## run A
## IOTDF
module IOTDF( clk, rst, in_en, iot_in, fn_sel, busy, valid, iot_out);
For scale: about 3400 cells after synthesis, roughly 400 flip-flops, about 140 I/O pins.
Settings: LEC_CHECK=0, ABC_AREA=0, CAP_MARGIN=0, CELL_PAD_IN_SITES_DETAIL_PLACEMENT=0, CORE_ASPECT_RATIO=1.92, CORE_MARGIN=2, CORE_UTILIZATION=61, CTS_CLUSTER_DIAMETER=302, HOLD_SLACK_MARGIN=-0.06, MAX_ROUTING_LAYER=met4, SLEW_MARGIN=20, TNS_END_PERCENT=75; clock period 1.48 ns.
run.sh (not shown) runs the stock make flow with config.mk's settings and CLKGATE_MAP_FILE=.
Run A: it failed with a tool error in global routing, so there are no final results.
Here is what was changed in the inputs of run B compared with run A.
Settings: swapping 302 for 303 in CTS_CLUSTER_DIAMETER; swapping 61 for 57 in CORE_UTILIZATION; clearing HOLD_SLACK_MARGIN, which used to be -0.06; swapping 1.48 for 1.39 in the clock period (ns, I/O delays scaled along).
### Flow results
Comparing run A and run B, the lower total setup buffers inserted after CTS is on run A.
Reported for run A and run B, yosys stat chip area turned out identical to the last digit.
Area of the die up about 7% in run B wrt run A
Diff run A -> run B: instance area at placement went up, number of gates resized after CTS went up, die extent in y went up, fraction of synthesis flops using an asynchronous set or reset pin did not really move.
Compared with run A, run B shows a higher total clock buffers created by CTS.
Global placement routability congestion: run B vs run A up about 3.6%
Diff run B..run A | area fraction in full adders, half adders and majority gates | unchanged
Stage in which a tool error killed run B: global routing.
Re synthesized-area fraction occupied by xor and xnor cells: no difference whatsoever between run A and run B.
Changes in run C relative to run B:
Settings: CORE_UTILIZATION: 57 -> 59; PLACE_DENSITY: unset -> 0.44; CTS_CLUSTER_DIAMETER: 303 -> unset; CTS_CLUSTER_SIZE: unset -> 52; TNS_END_PERCENT: 75 -> unset; ABC_AREA: 0 -> unset; CORE_ASPECT_RATIO: 1.92 -> unset; CAP_MARGIN: 0 -> 20; the clock period (ns, I/O delays scaled along): 1.39 -> 3.87.
Notes after the runs:
Run status, run C: aborted in global routing, error GRT-0232
Against run B, standard cell core area in run C fell by a few percent.
Relative to run B, worst-case setup slack after placement has increased by 2.92 ns in run C.
Summary: with run B as the reference, vertical die dimension in run C moved down by more than a quarter.
On register bit total from synthesis, run B and run C are basically level.
Area enclosed by the die boundary (run C over run B): decrease, 3.5%
Taking run B as the reference, in run C number of cells in the design after placement went down by 554; post-cts gate resize count rose 24; synthesized area stayed essentially flat; row count lower.


Setup of red:
Starting RTL as in the previous note.
export LEC_CHECK = 0
export ABC_AREA = 0
export CAP_MARGIN = 0
export CELL_PAD_IN_SITES_DETAIL_PLACEMENT = 0
export CORE_ASPECT_RATIO = 1.92
export CORE_MARGIN = 2
export CORE_UTILIZATION = 57
export CTS_CLUSTER_DIAMETER = 41
export HOLD_SLACK_MARGIN = -0.08
export MAX_ROUTING_LAYER = met4
export SLEW_MARGIN = 20
export TNS_END_PERCENT = 75
create_clock -name core_clock -period 1.5 [get_ports {clk}]
red got as far as global routing, where a tool error ended the run.
Here is what was changed in the inputs of blue compared with red.
- CORE_UTILIZATION now 39, was 57
- HOLD_SLACK_MARGIN now -0.06, was -0.08
- CORE_ASPECT_RATIO now 0.53, was 1.92
- CTS_CLUSTER_DIAMETER no longer set, was 41
- PLACE_DENSITY_LB_ADDON now 0.03, previously not set
- the clock period (ns, I/O delays scaled along) now 3.44, was 1.5
==> results <==
The flow for blue finished, though final verification flagged setup timing. Against red, blue comes in about 130% higher on chip width. Area after detailed placement shrinks by a few percent when moving from red to blue. The run showing the greater full die area is blue. From blue to red, cell area after synthesis did not move at all. The final reports for blue and red show buffer count from post-CTS setup fixing higher in the former. Placer congestion estimate (blue / red): 0.78. Comparing blue and red, the lower floorplan utilization is on blue. Core footprint, blue and red: higher on blue.
Changes in green relative to blue:
- a change of CORE_UTILIZATION from 39 to 40
- a deleted PLACE_DENSITY_LB_ADDON that had been 0.03
- a deleted MAX_ROUTING_LAYER that had been met4
- an added SETUP_SLACK_MARGIN of 0.1
- a change of CAP_MARGIN from 0 to 20
- a deleted CELL_PAD_IN_SITES_DETAIL_PLACEMENT that had been 0
- a deleted CORE_ASPECT_RATIO that had been 0.53
- a deleted ABC_AREA that had been 0
- a deleted TNS_END_PERCENT that had been 75
- a deleted HOLD_SLACK_MARGIN that had been -0.06
- a change of the clock period (ns, I/O delays scaled along) from 3.44 to 4.05
==> results <==
green ran in full, but the layout does not pass; the checks complain about setup timing. blue -> green: cell count decreased by a few percent. Diff blue -> green | total number of vias | decrease of about 13%. In green the final routed wirelength across all metal layers turned out 27000 µm lower than in blue. Of blue and green, the higher worst reg-to-reg path cell count belongs to blue. | final design area excluding fillers | green vs blue | about 7.5% lower |.


Starting RTL as in the previous note.
Settings: LEC_CHECK=0, ABC_AREA=1, CAP_MARGIN=0, CELL_PAD_IN_SITES_DETAIL_PLACEMENT=0, CORE_ASPECT_RATIO=1.14, CORE_MARGIN=2, CORE_UTILIZATION=41, CTS_CLUSTER_DIAMETER=336, CTS_CLUSTER_SIZE=62, GPL_TIMING_DRIVEN=0, HOLD_SLACK_MARGIN=0.29, MAX_ROUTING_LAYER=met4, PLACE_DENSITY_LB_ADDON=0.19, SETUP_SLACK_MARGIN=0.99, SLEW_MARGIN=20, TNS_END_PERCENT=15; clock period 3.44 ns.
The starting point did not get past global routing (5_1_grt) (GRT-0116).
==> next run, changes <==
==> flow/config.mk (replaced) <==
export PLATFORM = sky130hd
export DESIGN_NAME = IOTDF
export DESIGN_NICKNAME = IOTDF
export VERILOG_FILES = /design/flow/design.v
export SDC_FILE = /design/flow/constraint.sdc
export NUM_CORES = 4
export LEC_CHECK = 0
export CAP_MARGIN = 20
export CORE_MARGIN = 2
export CORE_UTILIZATION = 30
export SETUP_SLACK_MARGIN = 0.1
export SLEW_MARGIN = 20
==> flow/constraint.sdc (replaced) <==
create_clock -name core_clock -period 5.88 [get_ports {clk}]
set_input_delay 1.1760 -clock core_clock [delete_from_list [all_inputs] [get_ports {clk}]]
set_output_delay 1.1760 -clock core_clock [all_outputs]
set_load 0.01 [all_outputs]
Now the flow completed without violations.
Die area is higher by 38%.
Area after synthesis goes up by 1.3%.
Synthesized cell count is lower by 19%.
==> next run, changes <==
--- a/flow/config.mk
+++ b/flow/config.mk
@@ -7,0 +8 @@
+export ABC_AREA = 1
@@ -10 +11,4 @@
-export CORE_UTILIZATION = 30
+export CORE_UTILIZATION = 72
+export CTS_CLUSTER_DIAMETER = 400
+export CTS_CLUSTER_SIZE = 100
+export PLACE_DENSITY = 0.39
==> flow/constraint.sdc (replaced) <==
create_clock -name core_clock -period 1.75 [get_ports {clk}]
set_input_delay 0.3500 -clock core_clock [delete_from_list [all_inputs] [get_ports {clk}]]
set_output_delay 0.3500 -clock core_clock [all_outputs]
set_load 0.01 [all_outputs]
Outcome: Now the flow failed in detailed placement (3_5_place_dp); area after synthesis shrinks by 1.3%; die area shrinks by 58%; synthesized cell count grows by 23%.


IOTDF again, from the RTL that the note above started with.
Design IOTDF, start of the top module:
module IOTDF( clk, rst, in_en, iot_in, fn_sel, busy, valid, iot_out);
Settings: LEC_CHECK=0, ABC_AREA=1, CAP_MARGIN=20, CORE_MARGIN=2, CORE_UTILIZATION=72, PLACE_DENSITY=0.39, SETUP_SLACK_MARGIN=0.1, SLEW_MARGIN=20; clock period 2.28 ns.
The starting point never finished: it broke off in detailed placement (3_5_place_dp) on DPL-0033.
Then changed:
- ABC_AREA: 1 -> not set
- CORE_UTILIZATION: 72 -> 46
- PLACE_DENSITY: 0.39 -> not set
- SETUP_SLACK_MARGIN: 0.1 -> -0.26
- clock period: 2.28 -> 4.62 ns (I/O delays scaled with it)
Effect:
- With this change the flow completed and failed the layout checks on negative setup slack
- die area climbs by 57%
- synthesized area goes up by 1.3%
- synthesized cell count decreases by 19%
Then changed:
- CORE_UTILIZATION: 46 -> 72
- CTS_CLUSTER_DIAMETER: not set -> 373
- CTS_CLUSTER_SIZE: not set -> 98
- PLACE_DENSITY: not set -> 0.4
- SETUP_SLACK_MARGIN: -0.26 -> 0.1
- clock period: 4.62 -> 3.66 ns (I/O delays scaled with it)
Outcome:
- This time the run stopped in global routing (5_1_grt) (GRT-0116)
- die area goes down by about 36%
- synthesized area stays the same
- synthesized cell count does not change
Then changed:
- CORE_UTILIZATION: 72 -> 44
- CTS_CLUSTER_DIAMETER: 373 -> 400
- CTS_CLUSTER_SIZE: 98 -> not set
- PLACE_DENSITY: 0.4 -> not set
- clock period: 3.66 -> 3.27 ns (I/O delays scaled with it)
After rerunning: The new run reached the layout checks and failed them: negative setup slack; synthesized cell count stays the same; die size goes up by 62%; area after synthesis is unchanged.
Then changed:
- CORE_ASPECT_RATIO: not set -> 1.67
- CORE_UTILIZATION: 44 -> 58
- CTS_CLUSTER_DIAMETER: 400 -> not set
- HOLD_SLACK_MARGIN: not set -> 0.29
- SETUP_SLACK_MARGIN: 0.1 -> -0.45
- clock period: 3.27 -> 4.85 ns (I/O delays scaled with it)
Outcome: The changed run did not get past global routing (5_1_grt); synthesized cell count stays the same; die size drops by 24%; synthesized area is unchanged.


Starting RTL as in the previous note.
clock: 3.66 ns
lec_check: 0
abc_area: 1
cap_margin: 20
core_aspect_ratio: 0.5
core_margin: 2
core_utilization: 72
cts_cluster_diameter: 373
cts_cluster_size: 98
place_density: 0.4
setup_slack_margin: 0.1
slew_margin: 20
tns_end_percent: 35
The baseline died in 5_1_grt (GRT-0116).
Next try:
==> flow/config.mk (replaced) <==
export PLATFORM = sky130hd
export DESIGN_NAME = IOTDF
export DESIGN_NICKNAME = IOTDF
export VERILOG_FILES = /design/flow/design.v
export SDC_FILE = /design/flow/constraint.sdc
export NUM_CORES = 4
export LEC_CHECK = 0
export ABC_AREA = 1
export CAP_MARGIN = 20
export CORE_ASPECT_RATIO = 1.38
export CORE_MARGIN = 2
export CORE_UTILIZATION = 72
export CTS_CLUSTER_DIAMETER = 400
export CTS_CLUSTER_SIZE = 100
export PLACE_DENSITY = 0.39
export SETUP_SLACK_MARGIN = 0.1
export SLEW_MARGIN = 20
export TNS_END_PERCENT = 5
==> flow/constraint.sdc (replaced) <==
create_clock -name core_clock -period 1.75 [get_ports {clk}]
set_input_delay 0.3500 -clock core_clock [delete_from_list [all_inputs] [get_ports {clk}]]
set_output_delay 0.3500 -clock core_clock [all_outputs]
set_load 0.01 [all_outputs]
What happened:
- The new run died in 3_5_place_dp, error DPL-0033
- die size barely changes
- area after synthesis is unchanged
- synthesized cell count does not change
Next try:
==> flow/config.mk (replaced) <==
export PLATFORM = sky130hd
export DESIGN_NAME = IOTDF
export DESIGN_NICKNAME = IOTDF
export VERILOG_FILES = /design/flow/design.v
export SDC_FILE = /design/flow/constraint.sdc
export NUM_CORES = 4
export LEC_CHECK = 0
export CAP_MARGIN = 20
export CORE_MARGIN = 2
export CORE_UTILIZATION = 30
export SETUP_SLACK_MARGIN = 0.1
export SLEW_MARGIN = 20
==> flow/constraint.sdc (replaced) <==
create_clock -name core_clock -period 4.79 [get_ports {clk}]
set_input_delay 0.9580 -clock core_clock [delete_from_list [all_inputs] [get_ports {clk}]]
set_output_delay 0.9580 -clock core_clock [all_outputs]
set_load 0.01 [all_outputs]
With this change the flow finished with negative setup slack left.
Synthesized area came out higher by 1.3%.
Die size came out higher by 140%.
Synthesized cell count came out lower by 19%.
